// alu16bit
module alu16bit (
  input clk,                 
  input reset,               
  input [2:0] operation,     
  input [15:0] operand_A,
  input [15:0] operand_B,
  output reg [31:0] result, 
  output reg carry_flag,
  output reg zero_flag
);
clock: 7.98 ns
lec_check: 0
cap_margin: 20
core_margin: 2
core_utilization: 72
cts_cluster_diameter: 51
hold_slack_margin: -0.1
max_routing_layer: met4
place_density_lb_addon: 0.01
setup_slack_margin: 2.38
slew_margin: 20
tns_end_percent: 5
run.sh (not shown) runs the stock make flow with config.mk's settings and CLKGATE_MAP_FILE=.
The baseline failed in 5_1_grt.
Rerun with:
- CTS_CLUSTER_DIAMETER: 51 -> 342
- MAX_ROUTING_LAYER: met4 -> unset
- SETUP_SLACK_MARGIN: 2.38 -> unset
What happened:
- The changed run ran to the end with violations: setup timing
- area after synthesis stays the same
- die size is unchanged
- synthesized cell count does not change
Rerun with:
- CORE_UTILIZATION: 72 -> 40
- CTS_CLUSTER_DIAMETER: 342 -> unset
- HOLD_SLACK_MARGIN: -0.1 -> unset
- PLACE_DENSITY_LB_ADDON: 0.01 -> unset
- TNS_END_PERCENT: 5 -> unset
- clock period: 7.98 -> 7.11 ns (I/O delays scaled with it)
=>
- Now the flow finished clean
- count of clock-buffer cells in the layout went down by 2
- synthesized cell count does not change
- cell count rose by about a fifth
- wire length is lower slightly
Rerun with:
- ABC_AREA: unset -> 1
- CORE_UTILIZATION: 40 -> 72
- CTS_CLUSTER_DIAMETER: unset -> 235
- clock period: 7.11 -> 5.62 ns (I/O delays scaled with it)
This time the run aborted during 5_1_grt (GRT-0116).
Synthesized area rose by roughly a tenth.
Synthesized cell count rose by a quarter to a third.
Die area fell by well over a third.

---

== onyx ==
Starting RTL as in the previous note.
clock: 6.98 ns
lec_check: 0
cap_margin: 20
core_margin: 2
core_utilization: 69
cts_cluster_diameter: 49
cts_cluster_size: 21
hold_slack_margin: -0.09
setup_slack_margin: -0.49
slew_margin: 20
onyx never completed, since it errored out during 5_1_grt.
--- input diff onyx..cedar ---
Settings: a change of CORE_UTILIZATION from 69 to 40; a deleted SETUP_SLACK_MARGIN that had been -0.49; a deleted CTS_CLUSTER_SIZE that had been 21; a deleted HOLD_SLACK_MARGIN that had been -0.09; a deleted CTS_CLUSTER_DIAMETER that had been 49; a change of the clock period (ns, I/O delays scaled along) from 6.98 to 7.2.
[summary]
cedar: full flow OK, the timing, design-rule and antenna checks passed. Re area inside the core boundary: onyx and cedar aren't equal, and the lower value belongs to onyx. Placed wire-length estimate after detailed placement is higher on cedar. Synthesis area per yosys came out exactly the same in onyx and cedar. Diff onyx -> cedar | number of cells after detailed placement | up by a little under 10%. Last weighted congestion value of the routability-driven placer, onyx and cedar: lower on cedar. In the flow results for onyx and cedar, the height of the die is larger on cedar. Number of core rows, onyx and cedar: lower on onyx.
Inputs modified between cedar and zinc:
Settings: an added TNS_END_PERCENT of 5; a change of CORE_UTILIZATION from 40 to 66; an added CTS_CLUSTER_DIAMETER of 57; an added MAX_ROUTING_LAYER of met4.
--- outcome ---
zinc: complete, dirty (setup timing)
| number of standard-cell rows in the floorplan | zinc vs cedar | 14 lower |
For the count of clock-buffer cells in the layout, zinc came in 2 higher than cedar did.
In the metrics for zinc and cedar, the one carrying the higher cell count is cedar.
In zinc the largest fanout of any net on the critical path turned out 3 higher than in cedar.
Of zinc and cedar, it is zinc that has the lower final standard cell area without fillers.
Higher sequential share of cell area was reported by zinc, not cedar.
zinc vs cedar, wire length on met1 went down by 2700 µm.
Between cedar and zinc, signed area change from the synthesized netlist to the final layout decreased.

---

## oak
alu16bit again, from the RTL that the note above started with.
Settings: LEC_CHECK=0, CAP_MARGIN=20, CORE_MARGIN=2, CORE_UTILIZATION=72, CTS_CLUSTER_SIZE=51, PLACE_DENSITY_LB_ADDON=0.0, SETUP_SLACK_MARGIN=1.53, SLEW_MARGIN=5, TNS_END_PERCENT=65; clock period 5.43 ns.
clock tree synthesis (4_1_cts): oak exited with error
> inputs changed (oak -> pine)
- SLEW_MARGIN now 20, was 5
- CTS_CLUSTER_SIZE now 100, was 51
- PLACE_DENSITY_LB_ADDON no longer set, was 0.0
- SETUP_SLACK_MARGIN no longer set, was 1.53
- CORE_UTILIZATION now 69, was 72
- TNS_END_PERCENT no longer set, was 65
- ABC_AREA now 1, previously not set
- the clock period (ns, I/O delays scaled along) now 7.11, was 5.43
Results
- Tool error GRT-0232 stopped pine during global routing (5_1_grt); no final results.
- Taking oak as the reference, in pine number of cell rows rose by 3; post-synthesis instance area rose by about 10%; height of the chip rose by about 7%; cell count after synthesis rose by 31%; fraction of the core area occupied by cells at floorplan fell by 2.7 points.
- Die area | pine > oak
- Higher share of synthesized cell area in and-or and or-and compound cells among oak and pine: oak
- When pine is measured against oak, its yosys stat chip area turns out 9.9% higher.
## Diff of input files: birch against pine
- CTS_CLUSTER_SIZE removed (was 100)
- SETUP_SLACK_MARGIN newly set to -0.22
- ABC_AREA removed (was 1)
- PLACE_DENSITY newly set to 0.8
- CORE_UTILIZATION changed from 69 to 53
- the clock period (ns, I/O delays scaled along) changed from 7.11 to 7.2
Results
- birch ran in full, but the layout does not pass; the checks complain about negative setup slack.
- birch ended with less area reported by Yosys stat than pine.
- Final weighted congestion of routability-driven global placement, birch vs pine: down by a little under 10%
- Delta(synthesized net count, birch - pine) < 0
- Of birch and pine, pine shows the higher cell count after placement, with birch below it.
- The synthesized cell area in birch sits about 9% below the value recorded for pine.
- Post-cts repair resize count in birch is 40 higher than in pine
- Delta (birch minus pine): effective utilization at floorplan went down by 17 points, synthesized-area fraction occupied by adder cells higher, total placed instance area saw a decrease.
- Compared with pine, birch shows post-synthesis instance total lower by 24%.
- birch vs. pine: core area went up by 3800 µm².
